run 1:
==> flow/design.v (excerpt) <==
module pixel_sort_asc (
	 input clk, reset, soft_rst,
	 input enable, 
	 input      [15:0] Pixel_in1, Pixel_in2, Pixel_in3, Pixel_in4 , Pixel_in5 , Pixel_in6, Pixel_in7, Pixel_in8,
	 output reg [15:0] Pixel_out1, Pixel_out2, Pixel_out3, Pixel_out4 , Pixel_out5 , Pixel_out6, Pixel_out7, Pixel_out8,    output reg valid_out
);
integer i, j;
reg [15:0] array [1:8]; 
reg [15:0] temp;
reg [15:0] in1, in2, in3, in4, in5, in6, in7, in8;
always @(posedge clk)
 begin
 if (reset)
     begin
	  in1 <= 0;
	  in2 <= 0; 
	  in3 <= 0; 
	  in4 <=	0;
	  in5 <=	0; 
	  in6 <=	0; 
	  in7 <=	0; 
	  in8 <=	0; 
	  valid_out <= 0; 
		 Pixel_out1 <= 0;
		 Pixel_out2 <= 0;
		 Pixel_out3 <= 0;
		 Pixel_out4 <= 0;
		 Pixel_out5 <= 0;
		 Pixel_out6 <= 0;
		 Pixel_out7 <= 0;
		 Pixel_out8 <= 0; 
	  end 
	  else if(soft_rst)
		 begin 
	    in1 <=  0;
		 in2 <=  0; 
	    in3 <=  0; 
	    in4 <=	0;
	    in5 <=	0; 
	    in6 <=	0; 
	    in7 <=	0; 
	    in8 <=	0; 
	    valid_out <= 0; 
		 Pixel_out1 <= 0;
		 Pixel_out2 <= 0;
		 Pixel_out3 <= 0;
		 Pixel_out4 <= 0;
		 Pixel_out5 <= 0;
		 Pixel_out6 <= 0;
		 Pixel_out7 <= 0;
		 Pixel_out8 <= 0; 
       end
		 else  if(enable)
		 begin
       valid_out <= 1;
		in1<= Pixel_in1;
		in2<= Pixel_in2; 
		in3<= Pixel_in3; 
		in4<= Pixel_in4;  
		in5<=	Pixel_in5; 
		in6<=	Pixel_in6; 
		in7<=	Pixel_in7; 
		in8<=	Pixel_in8; 
		 Pixel_out1 <= array[8];
		 Pixel_out2 <= array[7];
		 Pixel_out3 <= array[6];
		 Pixel_out4 <= array[5];
		 Pixel_out5 <= array[4];
		 Pixel_out6 <= array[3];
		 Pixel_out7 <= array[2];
		 Pixel_out8 <= array[1];
	  	end
		 else begin
		 valid_out <= 0;
		 in1 <=  0;
		 in2 <=  0; 
	    in3 <=  0; 
	    in4 <=	0;
	    in5 <=	0; 
	    in6 <=	0; 
	    in7 <=	0; 
	    in8 <=	0; 
		 Pixel_out1 <= 0;
		 Pixel_out2 <= 0;
		 Pixel_out3 <= 0;
		 Pixel_out4 <= 0;
		 Pixel_out5 <= 0;
		 Pixel_out6 <= 0;
		 Pixel_out7 <= 0;
		 Pixel_out8 <= 0; 
       end	
 end 
 always @(*)
  begin
 if (reset)
     begin
		 array[1] =  0; 
		 array[2] =	 0;
		 array[3] =  0;
		 array[4] =  0;
		 array[5] =  0;
		 array[6] =  0;
		 array[7] =  0;
		 array[8] =  0;
	  end 
	  else if(soft_rst)
		 begin 
	    array[1] =  0; 
		 array[2] =	 0;
		 array[3] =  0;
		 array[4] =  0;
		 array[5] =  0;
		 array[6] =  0;
		 array[7] =  0;
		 array[8] =  0;
	     end
  ...
Settings: LEC_CHECK=0, ABC_AREA=1, CAP_MARGIN=20, CORE_MARGIN=2, CORE_UTILIZATION=72, CTS_CLUSTER_SIZE=76, SETUP_SLACK_MARGIN=-0.91, SLEW_MARGIN=20; clock period 16.6 ns.
run.sh (not shown) runs the stock make flow with config.mk's settings and CLKGATE_MAP_FILE=.
No final results exist for run 1, since it was stopped by error DPL-0038 during detailed placement.
For run 2, these inputs were changed with respect to run 1:
- ABC_AREA no longer set, was 1
- CTS_CLUSTER_SIZE no longer set, was 76
- CORE_UTILIZATION now 57, was 72
- SETUP_SLACK_MARGIN now -1.04, was -0.91
- the clock period (ns, I/O delays scaled along) now 34.2, was 16.6
==> comparison <==
What ended run 2 was a tool error in global routing; the run never finished.
In the metrics for run 2 and run 1, the one carrying the higher post-synthesis cell type count is run 2.
Measured against run 1, the number of standard cells after synthesis of run 2 comes out at 0.907 times the reference value.
Summary of the comparison: register share after synthesis is lower in run 2, relative to run 1.
Compared with run 1, run 2 shows a lower simple-gate share of the synthesized area.
On Yosys chip area: run 2 sits above run 1.
Summed instance area of the synthesized netlist grows by a few percent when moving from run 1 to run 2.
Core utilization at floorplan ended up 16 points lower on run 2 than on run 1.
Against run 1, floorplan die area in run 2 rose by more than a quarter.
The following lists how run 3 was set up differently from run 2:
- putting TNS_END_PERCENT at 5 where nothing was set
- swapping -1.04 for -2.0 in SETUP_SLACK_MARGIN
- swapping 34.2 for 36.0 in the clock period (ns, I/O delays scaled along)
--- outcome ---
Not one of run 3 and run 2 finished clean. Run 3 -> run 2: count of hold buffers inserted by post-cts repair delta 0, exact match. Delta (run 3 minus run 2): sequential-to-total area share from yosys stat closely matched the old numbers; number of cells after detailed placement decreased by 655 relative to the old numbers. Changes observed in run 3 relative to run 2: area after synthesis has remained practically unchanged; mean post-synth cell area has remained practically unchanged; placement-stage cell area has decreased. Run 3: buffers inserted during post-CTS setup optimization lower than run 2. Global placer's final weighted congestion, run 3 and run 2, lower one = run 3. Synthesized cell count came out exactly the same in run 3 and run 2. The H-tree level count of run 2 and that of run 3 are within noise of each other.
Relative to run 3, the following input files were edited for run 4:
- swapping -2.0 for 1.0 in SETUP_SLACK_MARGIN
- swapping 57 for 58 in CORE_UTILIZATION
- putting HOLD_SLACK_MARGIN at -0.09 where nothing was set
- swapping 36.0 for 38.0 in the clock period (ns, I/O delays scaled along)
Results
Looking at transition time at the pin with the least slew margin across run 4 and run 3, the one that comes out higher is run 4. Compared with run 3, in run 4 pre-CTS setup slack decreased by 0.017 ns relative to the old numbers, number of vias in the routed layout increased 715, final-stage net count lost 62. Between run 4 and run 3, the post-CTS setup buffer count is higher for run 4. Every stage of the flow completed for run 4, and the final layout passed the timing, design-rule and antenna checks. Compared with run 3, in run 4 hold slack has increased, met1 layer usage reported by global route now sits at about the same level. Run 4 vs run 3, beginning of the critical path: Pixel_in1[0] vs Pixel_in2[1]. Run 4 and run 3 ended up with nearly the same number of sequential cells. On core footprint, run 4 does better than run 3. Of run 4 and run 3, the higher number of non-filler instances in the completed layout belongs to run 3.

---

Starting RTL as in the previous note.
clock: 38.0 ns
lec_check: 0
cap_margin: 20
core_margin: 2
core_utilization: 40
gpl_routability_driven: 0
gpl_timing_driven: 0
setup_slack_margin: 5.0
slew_margin: 20
Edit:
--- a/flow/config.mk
+++ b/flow/config.mk
@@ -8,0 +9 @@
+export CORE_ASPECT_RATIO = 0.5
@@ -10,4 +11,5 @@
-export CORE_UTILIZATION = 40
-export GPL_ROUTABILITY_DRIVEN = 0
-export GPL_TIMING_DRIVEN = 0
-export SETUP_SLACK_MARGIN = 5.0
+export CORE_UTILIZATION = 38
+export CTS_CLUSTER_DIAMETER = 310
+export CTS_CLUSTER_SIZE = 32
+export HOLD_SLACK_MARGIN = -0.09
+export SETUP_SLACK_MARGIN = -2.0
@@ -14,0 +17 @@
+export TNS_END_PERCENT = 10
Result: Now the flow completed, yet does not pass: setup timing; cell count is lower by 4.6%; core utilization is lower by 14 points; worst setup slack got worse by 2200 ps; global-route usage is lower by 1.5 points; non-clock buffer count is lower by 289.
Edit:
==> flow/config.mk (replaced) <==
export PLATFORM = sky130hd
export DESIGN_NAME = pixel_sort_asc
export DESIGN_NICKNAME = pixel_sort_asc
export VERILOG_FILES = /design/flow/design.v
export SDC_FILE = /design/flow/constraint.sdc
export NUM_CORES = 4
export LEC_CHECK = 0
export CAP_MARGIN = 20
export CORE_MARGIN = 2
export CORE_UTILIZATION = 68
export SLEW_MARGIN = 20
==> flow/constraint.sdc (replaced) <==
create_clock -name core_clock -period 16.6 [get_ports {clk}]
set_input_delay 3.3200 -clock core_clock [delete_from_list [all_inputs] [get_ports {clk}]]
set_output_delay 3.3200 -clock core_clock [all_outputs]
set_load 0.01 [all_outputs]
Effect:
- The changed run failed in 3_5_place_dp
- die area drops by well over a third
- synthesized area stays the same
- synthesized cell count is unchanged
Edit:
--- a/flow/config.mk
+++ b/flow/config.mk
@@ -10 +10,2 @@
-export CORE_UTILIZATION = 68
+export CORE_UTILIZATION = 58
+export SETUP_SLACK_MARGIN = 5.0
==> flow/constraint.sdc (replaced) <==
create_clock -name core_clock -period 24.9 [get_ports {clk}]
set_input_delay 4.9800 -clock core_clock [delete_from_list [all_inputs] [get_ports {clk}]]
set_output_delay 4.9800 -clock core_clock [all_outputs]
set_load 0.01 [all_outputs]
=>
- The new run died in 4_1_cts
- synthesized cell count stays the same
- die area grows by 17%
- area after synthesis does not change

---

amber:
pixel_sort_asc again, from the RTL that the note above started with.
Design pixel_sort_asc, start of the top module:
module pixel_sort_asc (
	 input clk, reset, soft_rst,
	 input enable, 
	 input      [15:0] Pixel_in1, Pixel_in2, Pixel_in3, Pixel_in4 , Pixel_in5 , Pixel_in6, Pixel_in7, Pixel_in8,
	 output reg [15:0] Pixel_out1, Pixel_out2, Pixel_out3, Pixel_out4 , Pixel_out5 , Pixel_out6, Pixel_out7, Pixel_out8,    output reg valid_out
);
clock: 16.6 ns
lec_check: 0
abc_area: 1
cap_margin: 20
core_margin: 2
core_utilization: 72
cts_cluster_diameter: 103
cts_cluster_size: 72
place_density: 0.38
setup_slack_margin: 2.2
slew_margin: 20
amber did not finish; the tool stopped in detailed placement (3_5_place_dp) with error DPL-0038.
For onyx, these inputs were changed with respect to amber:
# amber
export LEC_CHECK = 0
export ABC_AREA = 1
export CAP_MARGIN = 20
export CORE_MARGIN = 2
export CORE_UTILIZATION = 72
export CTS_CLUSTER_DIAMETER = 103
export CTS_CLUSTER_SIZE = 72
export PLACE_DENSITY = 0.38
export SETUP_SLACK_MARGIN = 2.2
export SLEW_MARGIN = 20
create_clock -name core_clock -period 16.6 [get_ports {clk}]
# onyx
export LEC_CHECK = 0
export CAP_MARGIN = 20
export CORE_MARGIN = 2
export CORE_UTILIZATION = 51
export SETUP_SLACK_MARGIN = 1.0
export SLEW_MARGIN = 20
create_clock -name core_clock -period 20.2 [get_ports {clk}]
[summary]
- Run status, onyx: aborted in global routing (5_1_grt), error GRT-0116
- Compared with amber, in onyx area figure in the yosys stat output rose 4.7%; total nets after synthesis went down 365; mean instance size in the synthesized netlist shows an increase of about 15%; synthesis-stage register bit count shows no meaningful change.
- Compared with amber, in onyx share of synthesized area occupied by flip-flops and latches -0.50 points; number of I/O pins ~0 delta.
- onyx vs amber — number of distinct library cells after synthesis climbed by more than 100%
- Going from amber to onyx, netlist area before placement grew by 4.7%, routability congestion estimate shrank by 0.042.
- What amber reported for site row count has to be multiplied by 1.2 to get the figure for onyx.
- Summary: with amber as the reference, gate count after technology mapping in onyx moved down by a little under 10%.
diff inputs: onyx => fjord
# onyx
export LEC_CHECK = 0
export CAP_MARGIN = 20
export CORE_MARGIN = 2
export CORE_UTILIZATION = 51
export SETUP_SLACK_MARGIN = 1.0
export SLEW_MARGIN = 20
create_clock -name core_clock -period 20.2 [get_ports {clk}]
# fjord
export LEC_CHECK = 0
export CAP_MARGIN = 20
export CORE_MARGIN = 2
export CORE_UTILIZATION = 58
export SETUP_SLACK_MARGIN = -2.0
export SLEW_MARGIN = 20
export TNS_END_PERCENT = 5
create_clock -name core_clock -period 29.6 [get_ports {clk}]
==> comparison <==
Against onyx, standard cell area after detailed placement in fjord fell by a few percent. In the reports for fjord and onyx, the larger post-detailed-placement half-perimeter wirelength belongs to fjord. As far as number of nets at floorplan goes, onyx and fjord are indistinguishable; the numbers are identical. Between fjord and onyx, it is fjord whose initial standard-cell utilization of the core is higher, by 7.1 points. Diff fjord and onyx: die size higher in onyx. fjord and onyx: no clean run. What ended onyx was a tool error in global routing (5_1_grt); the run never finished. Compared fjord against onyx; total cell area reported by yosys after synthesis within noise. Taking fjord as 1.0, onyx lands at 0.901 on final estimated routing congestion in global placement. Overall die height (onyx / fjord): 1.07.
diff inputs: fjord => quartz
# fjord
export LEC_CHECK = 0
export CAP_MARGIN = 20
export CORE_MARGIN = 2
export CORE_UTILIZATION = 58
export SETUP_SLACK_MARGIN = -2.0
export SLEW_MARGIN = 20
export TNS_END_PERCENT = 5
create_clock -name core_clock -period 29.6 [get_ports {clk}]
# quartz
export LEC_CHECK = 0
export CAP_MARGIN = 20
export CORE_ASPECT_RATIO = 0.5
export CORE_MARGIN = 2
export CORE_UTILIZATION = 58
export CTS_CLUSTER_DIAMETER = 54
export CTS_CLUSTER_SIZE = 14
export PLACE_DENSITY_LB_ADDON = 0.3
export SETUP_SLACK_MARGIN = -2.0
export SLEW_MARGIN = 20
create_clock -name core_clock -period 38.0 [get_ports {clk}]
Results
Final checks on quartz, whose flow otherwise completed, came back failing, citing setup timing.
Looking only at final RePlAce weighted congestion, and setting everything else aside, the lower value of quartz and fjord goes to quartz.
Min pre-placement core utilization across quartz and fjord: fjord
Changes observed in quartz relative to fjord: vertical die dimension -29%; half-perimeter wire length of the detailed placement result fell by 28 mm; die size was more or less identical.
Post-synth design cell area came out exactly the same in quartz and fjord.
> inputs changed (quartz -> zinc)
# quartz
export LEC_CHECK = 0
export CAP_MARGIN = 20
export CORE_ASPECT_RATIO = 0.5
export CORE_MARGIN = 2
export CORE_UTILIZATION = 58
export CTS_CLUSTER_DIAMETER = 54
export CTS_CLUSTER_SIZE = 14
export PLACE_DENSITY_LB_ADDON = 0.3
export SETUP_SLACK_MARGIN = -2.0
export SLEW_MARGIN = 20
create_clock -name core_clock -period 38.0 [get_ports {clk}]
# zinc
export LEC_CHECK = 0
export CAP_MARGIN = 20
export CELL_PAD_IN_SITES_DETAIL_PLACEMENT = 2
export CELL_PAD_IN_SITES_GLOBAL_PLACEMENT = 0
export CORE_ASPECT_RATIO = 0.78
export CORE_MARGIN = 4
export CORE_UTILIZATION = 40
export MIN_ROUTING_LAYER = met2
export PLACE_DENSITY_LB_ADDON = 0.11
export SETUP_SLACK_MARGIN = 1.0
export SLEW_MARGIN = 0
create_clock -name core_clock -period 38.0 [get_ports {clk}]
==> results <==
zinc: aborted in detailed placement (3_5_place_dp) (tool error). In quartz the implementation ran to completion but is not tape-out ready, as the final checks report setup timing. Re post-synthesis cell count from yosys: no difference whatsoever between zinc and quartz. quartz -> zinc: fraction of synthesized area in multiplexers delta 0, exact match. Reported for zinc and quartz, number of flops mapped to enable cells by yosys turned out identical to the last digit. Summary: with quartz as the reference, placeable core region in zinc moved up by more than a quarter. Compared with quartz, in zinc synthesized cell count stayed essentially flat, chip area from the yosys synthesis statistics ~0 delta, count of pins on the block boundary did not really move, die boundary height shows an increase of 52%. Relative to quartz, zinc degrades full die area.

---

== try-xenon ==
pixel_sort_asc again, from the RTL that the note above started with.
==> flow/design.v (excerpt) <==
module pixel_sort_asc (
	 input clk, reset, soft_rst,
	 input enable, 
	 input      [15:0] Pixel_in1, Pixel_in2, Pixel_in3, Pixel_in4 , Pixel_in5 , Pixel_in6, Pixel_in7, Pixel_in8,
	 output reg [15:0] Pixel_out1, Pixel_out2, Pixel_out3, Pixel_out4 , Pixel_out5 , Pixel_out6, Pixel_out7, Pixel_out8,    output reg valid_out
);
integer i, j;
reg [15:0] array [1:8]; 
reg [15:0] temp;
reg [15:0] in1, in2, in3, in4, in5, in6, in7, in8;
always @(posedge clk)
 begin
 if (reset)
     begin
	  in1 <= 0;
	  in2 <= 0; 
	  in3 <= 0; 
	  in4 <=	0;
	  in5 <=	0; 
	  in6 <=	0; 
	  in7 <=	0; 
	  in8 <=	0; 
	  valid_out <= 0; 
		 Pixel_out1 <= 0;
		 Pixel_out2 <= 0;
		 Pixel_out3 <= 0;
		 Pixel_out4 <= 0;
		 Pixel_out5 <= 0;
		 Pixel_out6 <= 0;
		 Pixel_out7 <= 0;
		 Pixel_out8 <= 0; 
	  end 
	  else if(soft_rst)
		 begin 
	    in1 <=  0;
		 in2 <=  0; 
	    in3 <=  0; 
	    in4 <=	0;
	    in5 <=	0; 
	    in6 <=	0; 
	    in7 <=	0; 
	    in8 <=	0; 
	    valid_out <= 0; 
		 Pixel_out1 <= 0;
		 Pixel_out2 <= 0;
		 Pixel_out3 <= 0;
		 Pixel_out4 <= 0;
		 Pixel_out5 <= 0;
		 Pixel_out6 <= 0;
		 Pixel_out7 <= 0;
		 Pixel_out8 <= 0; 
       end
		 else  if(enable)
		 begin
       valid_out <= 1;
		in1<= Pixel_in1;
		in2<= Pixel_in2; 
		in3<= Pixel_in3; 
		in4<= Pixel_in4;  
		in5<=	Pixel_in5; 
		in6<=	Pixel_in6; 
		in7<=	Pixel_in7; 
		in8<=	Pixel_in8; 
		 Pixel_out1 <= array[8];
		 Pixel_out2 <= array[7];
		 Pixel_out3 <= array[6];
		 Pixel_out4 <= array[5];
		 Pixel_out5 <= array[4];
		 Pixel_out6 <= array[3];
		 Pixel_out7 <= array[2];
		 Pixel_out8 <= array[1];
	  	end
		 else begin
		 valid_out <= 0;
		 in1 <=  0;
		 in2 <=  0; 
	    in3 <=  0; 
	    in4 <=	0;
	    in5 <=	0; 
	    in6 <=	0; 
	    in7 <=	0; 
	    in8 <=	0; 
		 Pixel_out1 <= 0;
		 Pixel_out2 <= 0;
		 Pixel_out3 <= 0;
		 Pixel_out4 <= 0;
		 Pixel_out5 <= 0;
		 Pixel_out6 <= 0;
		 Pixel_out7 <= 0;
		 Pixel_out8 <= 0; 
       end	
 end 
 always @(*)
  begin
 if (reset)
     begin
		 array[1] =  0; 
		 array[2] =	 0;
		 array[3] =  0;
  ...
clock: 38.0 ns
lec_check: 0
cap_margin: 20
cell_pad_in_sites_global_placement: 1
core_aspect_ratio: 0.78
core_margin: 2
core_utilization: 40
min_routing_layer: met2
place_density_lb_addon: 0.11
setup_slack_margin: 1.0
slew_margin: 0
try-xenon: it failed with a tool error in global routing, so there are no final results.
Here is what was changed in the inputs of try-pepper compared with try-xenon.
==> flow/config.mk <==
export PLATFORM = sky130hd
export DESIGN_NAME = pixel_sort_asc
export DESIGN_NICKNAME = pixel_sort_asc
export VERILOG_FILES = /design/flow/design.v
export SDC_FILE = /design/flow/constraint.sdc
export NUM_CORES = 4
export LEC_CHECK = 0
export CAP_MARGIN = 20
export CORE_MARGIN = 2
export CORE_UTILIZATION = 40
export SETUP_SLACK_MARGIN = 5.0
export SLEW_MARGIN = 20
==> flow/constraint.sdc <==
create_clock -name core_clock -period 36.5 [get_ports {clk}]
set_input_delay 7.3000 -clock core_clock [delete_from_list [all_inputs] [get_ports {clk}]]
set_output_delay 7.3000 -clock core_clock [all_outputs]
set_load 0.01 [all_outputs]
==> comparison <==
try-pepper was carried through to the last stage, and its layout satisfied the timing, design-rule and antenna checks.
try-pepper: setup slack at placement is 0.39 ns higher than what try-xenon reported.
Chip area line of the yosys report delta (try-pepper -> try-xenon): insignificant
In try-pepper, the post-CTS setup repair buffer count came out 166 above the value in try-xenon.
Comparing try-pepper with try-xenon, the chip area came out essentially unchanged.
Inputs modified between try-pepper and try-raven:
diff --git a/flow/config.mk b/flow/config.mk
--- a/flow/config.mk
+++ b/flow/config.mk
@@ -8,5 +8,4 @@
 export CAP_MARGIN = 20
 export CORE_MARGIN = 2
-export CORE_UTILIZATION = 40
-export SETUP_SLACK_MARGIN = 5.0
+export CORE_UTILIZATION = 66
 export SLEW_MARGIN = 20
==> flow/constraint.sdc <==
create_clock -name core_clock -period 29.0 [get_ports {clk}]
set_input_delay 5.8000 -clock core_clock [delete_from_list [all_inputs] [get_ports {clk}]]
set_output_delay 5.8000 -clock core_clock [all_outputs]
set_load 0.01 [all_outputs]
--- outcome ---
Between try-pepper and try-raven, the area after synthesis does not differ in any meaningful way.
As far as number of nets at floorplan is concerned, try-pepper and try-raven perform about the same.
Re number of storage elements in the synthesis netlist: no difference whatsoever between try-raven and try-pepper.
Across try-raven and try-pepper, a clean result was obtained everywhere but in try-raven.
Status(try-raven) = ERROR, stage = detailed placement
Number of placement rows (try-raven vs. try-pepper) decreases by more than 10%
